==> run a <==
==> flow/design.v (excerpt) <==
module nn_image_top #(
 parameter int IMG_W = 8,
 parameter int IMG_H = 8
)(
 input logic clk,
 input logic rst,
 input logic in_valid,
 input logic signed [8:0] in_pixel,
 input logic signed [7:0] k00, k01, k02,
 input logic signed [7:0] k10, k11, k12,
 input logic signed [7:0] k20, k21, k22,
 input logic signed [7:0] bias,
 input logic signed [7:0] scale,
 input logic signed [7:0] offset,
 input logic signed [W_W-1:0] w0,
 input logic signed [W_W-1:0] w1,
 input logic signed [W_W-1:0] w2,
 output logic out_valid,
 output logic signed [RES_W-1:0] conv_result,
 output logic signed [RES_W-1:0] norm_result,
 output logic signed [ACC_FC_W-1:0] acc0,
 output logic signed [ACC_FC_W-1:0] acc1,
 output logic signed [ACC_FC_W-1:0] acc2,
 output logic [$clog2(IMG_W)-1:0] out_x,
 output logic [$clog2(IMG_H)-1:0] out_y
);
Settings: LEC_CHECK=0, CAP_MARGIN=30, CELL_PAD_IN_SITES_DETAIL_PLACEMENT=0, CORE_ASPECT_RATIO=0.98, CORE_MARGIN=2, CORE_UTILIZATION=72, CTS_CLUSTER_DIAMETER=273, CTS_CLUSTER_SIZE=35, HOLD_SLACK_MARGIN=0.24, MAX_ROUTING_LAYER=met4, SETUP_SLACK_MARGIN=0.95, SLEW_MARGIN=20; clock period 8.38 ns.
run.sh (not shown) runs the stock make flow with config.mk's settings and CLKGATE_MAP_FILE=.
==> inputs of run b, as changes to run a <==
- CAP_MARGIN: 30 -> 20
- CELL_PAD_IN_SITES_DETAIL_PLACEMENT: 0 -> not set
- CORE_ASPECT_RATIO: 0.98 -> not set
- CORE_UTILIZATION: 72 -> 61
- CTS_CLUSTER_DIAMETER: 273 -> 28
- CTS_CLUSTER_SIZE: 35 -> not set
- HOLD_SLACK_MARGIN: 0.24 -> not set
- MAX_ROUTING_LAYER: met4 -> not set
- SETUP_SLACK_MARGIN: 0.95 -> 2.55
- TNS_END_PERCENT: not set -> 5
==> flow/constraint.sdc (replaced) <==
create_clock -name core_clock -period 9.7 [get_ports {clk}]
set_input_delay 1.9400 -clock core_clock [delete_from_list [all_inputs] [get_ports {clk}]]
set_output_delay 1.9400 -clock core_clock [all_outputs]
set_load 0.01 [all_outputs]
==> inputs of run c, as changes to run a <==
- CAP_MARGIN: 30 -> 20
- CELL_PAD_IN_SITES_DETAIL_PLACEMENT: 0 -> not set
- CORE_ASPECT_RATIO: 0.98 -> not set
- CORE_UTILIZATION: 72 -> 34
- CTS_CLUSTER_DIAMETER: 273 -> not set
- CTS_CLUSTER_SIZE: 35 -> not set
- HOLD_SLACK_MARGIN: 0.24 -> not set
- MAX_ROUTING_LAYER: met4 -> not set
- SETUP_SLACK_MARGIN: 0.95 -> not set
==> flow/constraint.sdc (replaced) <==
create_clock -name core_clock -period 11.5 [get_ports {clk}]
set_input_delay 2.3000 -clock core_clock [delete_from_list [all_inputs] [get_ports {clk}]]
set_output_delay 2.3000 -clock core_clock [all_outputs]
set_load 0.01 [all_outputs]
==> results <==
Run b finished with setup timing left. Run c completed without violations. Run a never finished: it broke off in global routing, error ODB-0269. Clock power: run b is higher than run c (about 80%). Against run b, the combinational power of run c is lower by about 26%. Between run b and run c, the lower die size is in run b (gap about 44%, measured against run c). Of run b and run c, run c has the higher cell count (gap about 6%, measured against run c).

* * *

==> wip/nickel: inputs <==
==> flow/design.v <==
`timescale 1ns/1ps
package nn_pkg;
 localparam int K_SIZE = 3;
 localparam int PROD_W = 17;
 localparam int ACC_CONV_W = PROD_W + $clog2(K_SIZE*K_SIZE);
 localparam int RES_W = ACC_CONV_W + 1;
 localparam int W_W = 8;
 localparam int ACC_FC_W = 40;
 localparam int SHIFT_NORM = 6;
endpackage
`timescale 1ns/1ps
module window_gen_3x3_flat #(
 parameter int IMG_W = 8,
 parameter int IMG_H = 8
)(
 input logic clk,
 input logic rst,
 input logic in_valid,
 input logic signed [8:0] in_pixel,
 output logic win_valid,
 output logic [80:0] win_flat,  
 output logic [$clog2(IMG_W)-1:0] out_x,
 output logic [$clog2(IMG_H)-1:0] out_y
);
 logic signed [8:0] line1 [0:IMG_W-1];
 logic signed [8:0] line2 [0:IMG_W-1];
 logic signed [8:0] s0[0:2], s1[0:2], s2[0:2];
 int unsigned x, y;
 integer k;
 task automatic put9(input int idx, input logic signed [8:0] val);
 begin
 win_flat[idx*9 +: 9] <= val;
 end
 endtask
 always_ff @(posedge clk) begin
 if (rst) begin
 x <= 0; y <= 0;
 win_valid <= 0;
 out_x <= '0; out_y <= '0;
 win_flat <= '0;
 for (k = 0; k < IMG_W; k = k + 1) begin
 line1[k] <= '0;
 line2[k] <= '0;
 end
 for (k = 0; k < 3; k = k + 1) begin
 s0[k] <= '0; s1[k] <= '0; s2[k] <= '0;
 end
 end else begin
 win_valid <= 0;
 if (in_valid) begin
 s0[0] <= s0[1]; s0[1] <= s0[2]; s0[2] <= line2[x];
 s1[0] <= s1[1]; s1[1] <= s1[2]; s1[2] <= line1[x];
 s2[0] <= s2[1]; s2[1] <= s2[2]; s2[2] <= in_pixel;
 line2[x] <= line1[x];
 line1[x] <= in_pixel;
 if (y >= 2 && x >= 2) begin
 put9(0, s0[1]); put9(1, s0[2]); put9(2, line2[x]);
 put9(3, s1[1]); put9(4, s1[2]); put9(5, line1[x]);
 put9(6, s2[1]); put9(7, s2[2]); put9(8, in_pixel);
 win_valid <= 1;
 out_x <= x - 2;
 out_y <= y - 2;
 end
 if (x == IMG_W-1) begin
 x <= 0;
 if (y != IMG_H-1) y <= y + 1;
 else y <= 0;
 end else begin
 x <= x + 1;
 end
 end
 end
 end
endmodule
`timescale 1ns/1ps
import nn_pkg::*;
module nn_block_flat #(
 parameter int SHIFT_NORM = nn_pkg::SHIFT_NORM
)(
 input logic clk,
 input logic rst,
 input logic [80:0] win_flat,
 input logic signed [7:0] k00, k01, k02,
 input logic signed [7:0] k10, k11, k12,
 input logic signed [7:0] k20, k21, k22,
 input logic signed [7:0] bias,
 input logic signed [7:0] scale,
 input logic signed [7:0] offset,
 input logic signed [W_W-1:0] w0,
 input logic signed [W_W-1:0] w1,
 input logic signed [W_W-1:0] w2,
 output logic signed [RES_W-1:0] conv_result,
 output logic signed [RES_W-1:0] norm_result,
 output logic signed [ACC_FC_W-1:0] acc0,
 output logic signed [ACC_FC_W-1:0] acc1,
 output logic signed [ACC_FC_W-1:0] acc2
);
 function automatic logic signed [8:0] pix(input int idx);
 begin
 pix = $signed(win_flat[idx*9 +: 9]);
 end
 endfunction
 integer signed sum_temp;
 integer signed sum_next;
 always_comb begin
 sum_temp =
 pix(0)*k00 + pix(1)*k01 + pix(2)*k02 +
 pix(3)*k10 + pix(4)*k11 + pix(5)*k12 +
 pix(6)*k20 + pix(7)*k21 + pix(8)*k22;
 sum_next = (sum_temp <<< 1) + $signed(bias);
 end
 logic signed [RES_W-1:0] conv_reg;
 always_ff @(posedge clk) begin
 if (rst) conv_reg <= '0;
 else conv_reg <= sum_next[RES_W-1:0];
 end
 always_ff @(posedge clk) begin
 if (rst) conv_result <= '0;
 else conv_result <= conv_reg;
 end
 localparam int PROD_W = RES_W + 8;
 logic signed [PROD_W-1:0] prod;
 integer signed prod_shifted;
 integer signed sum_off;
 integer signed norm_next;
 always_comb begin
 prod = $signed(conv_reg) * $signed(scale);
 if (SHIFT_NORM > 0) prod_shifted = $signed(prod) >>> SHIFT_NORM;
 else if (SHIFT_NORM < 0) prod_shifted = $signed(prod) <<< (-SHIFT_NORM);
 else prod_shifted = $signed(prod);
 sum_off = prod_shifted + $signed(offset);
 norm_next = (sum_off < 0) ? 0 : sum_off;
 end
 always_ff @(posedge clk) begin
 if (rst) norm_result <= '0;
 else norm_result <= norm_next[RES_W-1:0];
 end
 always_comb begin
 acc0 = $signed(norm_result) * $signed(w0);
 acc1 = $signed(norm_result) * $signed(w1);
 acc2 = $signed(norm_result) * $signed(w2);
 end
endmodule
`timescale 1ns/1ps
import nn_pkg::*;
module nn_image_top #(
 parameter int IMG_W = 8,
 parameter int IMG_H = 8
)(
 input logic clk,
 input logic rst,
 input logic in_valid,
 input logic signed [8:0] in_pixel,
 input logic signed [7:0] k00, k01, k02,
 input logic signed [7:0] k10, k11, k12,
 input logic signed [7:0] k20, k21, k22,
 input logic signed [7:0] bias,
 input logic signed [7:0] scale,
 input logic signed [7:0] offset,
 input logic signed [W_W-1:0] w0,
 input logic signed [W_W-1:0] w1,
 input logic signed [W_W-1:0] w2,
 output logic out_valid,
 output logic signed [RES_W-1:0] conv_result,
 output logic signed [RES_W-1:0] norm_result,
 output logic signed [ACC_FC_W-1:0] acc0,
 output logic signed [ACC_FC_W-1:0] acc1,
 output logic signed [ACC_FC_W-1:0] acc2,
 output logic [$clog2(IMG_W)-1:0] out_x,
 output logic [$clog2(IMG_H)-1:0] out_y
);
 logic win_valid;
 logic [80:0] win_flat;  
 logic [$clog2(IMG_W)-1:0] win_x;
 logic [$clog2(IMG_H)-1:0] win_y;
 window_gen_3x3_flat #(
 .IMG_W(IMG_W),
 .IMG_H(IMG_H)
 ) u_win (
 .clk (clk),
 .rst (rst),
 .in_valid (in_valid),
 .in_pixel (in_pixel),
 .win_valid(win_valid),
 .win_flat (win_flat),
 .out_x (win_x),
 .out_y (win_y)
 );
 nn_block_flat #(
 .SHIFT_NORM(SHIFT_NORM)
 ) u_core (
 .clk (clk),
 .rst (rst),
 .win_flat (win_flat),
 .k00(k00), .k01(k01), .k02(k02),
 .k10(k10), .k11(k11), .k12(k12),
 .k20(k20), .k21(k21), .k22(k22),
 .bias (bias),
 .scale (scale),
 .offset (offset),
 .w0(w0),
 .w1(w1),
 .w2(w2),
 .conv_result(conv_result),
 .norm_result(norm_result),
 .acc0(acc0),
 .acc1(acc1),
 .acc2(acc2)
 );
 logic [1:0] vpipe;
 logic [$clog2(IMG_W)-1:0] x_pipe0, x_pipe1;
 logic [$clog2(IMG_H)-1:0] y_pipe0, y_pipe1;
 always_ff @(posedge clk) begin
 if (rst) begin
 vpipe <= 2'b00;
 x_pipe0 <= '0; x_pipe1 <= '0;
 y_pipe0 <= '0; y_pipe1 <= '0;
 end else begin
 vpipe <= {vpipe[0], win_valid};
 if (win_valid) begin
 x_pipe0 <= win_x;
 y_pipe0 <= win_y;
 end
 x_pipe1 <= x_pipe0;
 y_pipe1 <= y_pipe0;
 end
 end
 assign out_valid = vpipe[1];
 assign out_x = x_pipe1;
 assign out_y = y_pipe1;
endmodule
==> flow/run.sh <==
#!/bin/bash
# the make line also repeats each setting of config.mk as NAME=value (left out here)
make -C /OpenROAD-flow-scripts/flow DESIGN_CONFIG=/design/flow/config.mk WORK_HOME=/design/flow/orfs CLKGATE_MAP_FILE= finish
==> flow/config.mk <==
export PLATFORM = sky130hd
export DESIGN_NAME = nn_image_top
export DESIGN_NICKNAME = nn_image_top
export VERILOG_FILES = /design/flow/design.v
export SDC_FILE = /design/flow/constraint.sdc
export NUM_CORES = 4
export LEC_CHECK = 0
export ABC_AREA = 1
export CAP_MARGIN = 30
export CELL_PAD_IN_SITES_DETAIL_PLACEMENT = 1
export CORE_ASPECT_RATIO = 1.04
export CORE_MARGIN = 7
export CORE_UTILIZATION = 42
export CTS_CLUSTER_DIAMETER = 378
export CTS_CLUSTER_SIZE = 57
export GPL_TIMING_DRIVEN = 0
export HOLD_SLACK_MARGIN = 0.07
export MAX_ROUTING_LAYER = met5
export PLACE_DENSITY = 0.94
export SETUP_SLACK_MARGIN = 0.79
export SLEW_MARGIN = 20
export TNS_END_PERCENT = 15
==> flow/constraint.sdc <==
create_clock -name core_clock -period 13.1 [get_ports {clk}]
set_input_delay 2.6200 -clock core_clock [delete_from_list [all_inputs] [get_ports {clk}]]
set_output_delay 2.6200 -clock core_clock [all_outputs]
set_load 0.01 [all_outputs]
==> inputs of wip/pepper, as changes to wip/nickel <==
==> flow/config.mk (replaced) <==
export PLATFORM = sky130hd
export DESIGN_NAME = nn_image_top
export DESIGN_NICKNAME = nn_image_top
export VERILOG_FILES = /design/flow/design.v
export SDC_FILE = /design/flow/constraint.sdc
export NUM_CORES = 4
export LEC_CHECK = 0
export CAP_MARGIN = 20
export CORE_MARGIN = 2
export CORE_UTILIZATION = 66
export CTS_CLUSTER_DIAMETER = 28
export MAX_ROUTING_LAYER = met4
export SETUP_SLACK_MARGIN = 2.55
export SLEW_MARGIN = 20
export TNS_END_PERCENT = 5
==> flow/constraint.sdc (replaced) <==
create_clock -name core_clock -period 10.5 [get_ports {clk}]
set_input_delay 2.1000 -clock core_clock [delete_from_list [all_inputs] [get_ports {clk}]]
set_output_delay 2.1000 -clock core_clock [all_outputs]
set_load 0.01 [all_outputs]
==> inputs of wip/indigo, as changes to wip/nickel <==
==> flow/config.mk (replaced) <==
export PLATFORM = sky130hd
export DESIGN_NAME = nn_image_top
export DESIGN_NICKNAME = nn_image_top
export VERILOG_FILES = /design/flow/design.v
export SDC_FILE = /design/flow/constraint.sdc
export NUM_CORES = 4
export LEC_CHECK = 0
export CAP_MARGIN = 20
export CORE_MARGIN = 2
export CORE_UTILIZATION = 57
export SETUP_SLACK_MARGIN = 2.15
export SLEW_MARGIN = 20
==> flow/constraint.sdc (replaced) <==
create_clock -name core_clock -period 8.65 [get_ports {clk}]
set_input_delay 1.7300 -clock core_clock [delete_from_list [all_inputs] [get_ports {clk}]]
set_output_delay 1.7300 -clock core_clock [all_outputs]
set_load 0.01 [all_outputs]
==> notes <==
Flip-flop count is the same in wip/indigo and wip/pepper. Of wip/indigo and wip/pepper, wip/pepper has the higher setup slack (gap 1.3 ns). Between wip/pepper and wip/indigo, the lower non-clock buffer count is in wip/pepper (gap 521). Between wip/indigo and wip/pepper, the lower critical path depth is in wip/pepper (gap 19). wip/pepper completed with no timing, DRC or antenna violations. wip/indigo finished with negative setup slack left. wip/nickel failed in global routing on GRT-0116.
No activity file was given, so power comes from the tool's default toggle rates.
